== wip/maple ==
Design mips_cpu, start of the top module:
module mips_cpu
  (
    input clk,
    input rst,
    output [31:0] imem_addr,
    input [31:0] imem_data,
    output [31:0] dmem_addr,
    output [31:0] dmem_wdata,
    output dmem_we,
    output dmem_re,
    input [31:0] dmem_rdata
  );
For scale: ~8600 cells after synthesis, roughly 1400 flip-flops, roughly 160 I/O pins.
export LEC_CHECK = 0
export CAP_MARGIN = 20
export CORE_MARGIN = 2
export CORE_UTILIZATION = 72
export CTS_CLUSTER_DIAMETER = 364
export CTS_CLUSTER_SIZE = 31
export SLEW_MARGIN = 20
create_clock -name core_clock -period 4.35 [get_ports {clk}]
run.sh (not shown) runs the stock make flow with config.mk's settings and CLKGATE_MAP_FILE=.
wip/maple did not finish: a tool error stopped it during global routing.
Edits applied to the flow inputs when going from wip/maple to wip/nickel:
- CTS_CLUSTER_SIZE removed (was 31)
- CORE_UTILIZATION changed from 72 to 41
- CAP_MARGIN changed from 20 to 35
- CTS_CLUSTER_DIAMETER removed (was 364)
- TNS_END_PERCENT newly set to 55
- MIN_ROUTING_LAYER newly set to met2
- PLACE_DENSITY_LB_ADDON newly set to 0.03
- ABC_AREA newly set to 0
- CELL_PAD_IN_SITES_DETAIL_PLACEMENT newly set to 1
- MAX_ROUTING_LAYER newly set to met4
- CELL_PAD_IN_SITES_GLOBAL_PLACEMENT newly set to 1
- the clock period (ns, I/O delays scaled along) changed from 4.35 to 12.1
==> results <==
From wip/maple to wip/nickel the numbers moved as follows: pre-CTS setup slack has increased; starting density of the core has decreased; die span in x has increased. What ended wip/nickel was a tool error in global routing; the run never finished. Going from wip/maple to wip/nickel, area enclosed by the die boundary now sits higher, I/O pin total barely changed, area of the core higher.
Input-level comparison between wip/violet and wip/nickel:
- CTS_CLUSTER_SIZE: unset -> 48
- MAX_ROUTING_LAYER: met4 -> unset
- CORE_UTILIZATION: 41 -> 72
- CAP_MARGIN: 35 -> 20
- ABC_AREA: 0 -> unset
- TNS_END_PERCENT: 55 -> unset
- CELL_PAD_IN_SITES_DETAIL_PLACEMENT: 1 -> unset
- MIN_ROUTING_LAYER: met2 -> unset
- PLACE_DENSITY_LB_ADDON: 0.03 -> 0.0
- CELL_PAD_IN_SITES_GLOBAL_PLACEMENT: 1 -> unset
- the clock period (ns, I/O delays scaled along): 12.1 -> 4.35
==> results <==
- wip/violet is listed as incomplete: the tool reported an error in global routing and the run ended there.
- Number of cells upsized or downsized after cts, wip/nickel and wip/violet: lower on wip/nickel
- wip/violet: number of buffers created by CTS is 13% lower than what wip/nickel reported.
- Looking at die height, wip/violet sits 110 um lower than wip/nickel does.

mips_cpu again, from the RTL that the note above started with.
make LEC_CHECK=0 CAP_MARGIN=20 CORE_MARGIN=4 CORE_UTILIZATION=40 MAX_ROUTING_LAYER=met4 PLACE_DENSITY=0.41 SLEW_MARGIN=35 finish   # period 10.0 ns
Rerun with:
- ABC_AREA: unset -> 0
- CELL_PAD_IN_SITES_DETAIL_PLACEMENT: unset -> 1
- CELL_PAD_IN_SITES_GLOBAL_PLACEMENT: unset -> 2
- CORE_MARGIN: 4 -> 2
- CORE_UTILIZATION: 40 -> 71
- HOLD_SLACK_MARGIN: unset -> 0.04
- MIN_ROUTING_LAYER: unset -> met2
- PLACE_DENSITY: 0.41 -> unset
- PLACE_DENSITY_LB_ADDON: unset -> 0.07
- SLEW_MARGIN: 35 -> 20
- clock period: 10.0 -> 9.99 ns (I/O delays scaled with it)
The changed run failed in global placement without I/O (3_1_place_gp_skip_io) (FLW-0024).
Die area fell by 44%.
Area after synthesis does not change.
Synthesized cell count stays the same.
Rerun with:
- ABC_AREA: 0 -> unset
- CELL_PAD_IN_SITES_DETAIL_PLACEMENT: 1 -> 0
- CELL_PAD_IN_SITES_GLOBAL_PLACEMENT: 2 -> 3
- CORE_MARGIN: 2 -> 10
- CORE_UTILIZATION: 71 -> 37
- CTS_CLUSTER_DIAMETER: unset -> 45
- CTS_CLUSTER_SIZE: unset -> 31
- GPL_TIMING_DRIVEN: unset -> 1
- HOLD_SLACK_MARGIN: 0.04 -> 0.05
- PLACE_DENSITY: unset -> 0.55
- PLACE_DENSITY_LB_ADDON: 0.07 -> unset
- clock period: 9.99 -> 10.0 ns (I/O delays scaled with it)
With this change the flow aborted during global routing (5_1_grt) (GRT-0116); area after synthesis stays the same; synthesized cell count is unchanged; die size came out higher by well over a third.
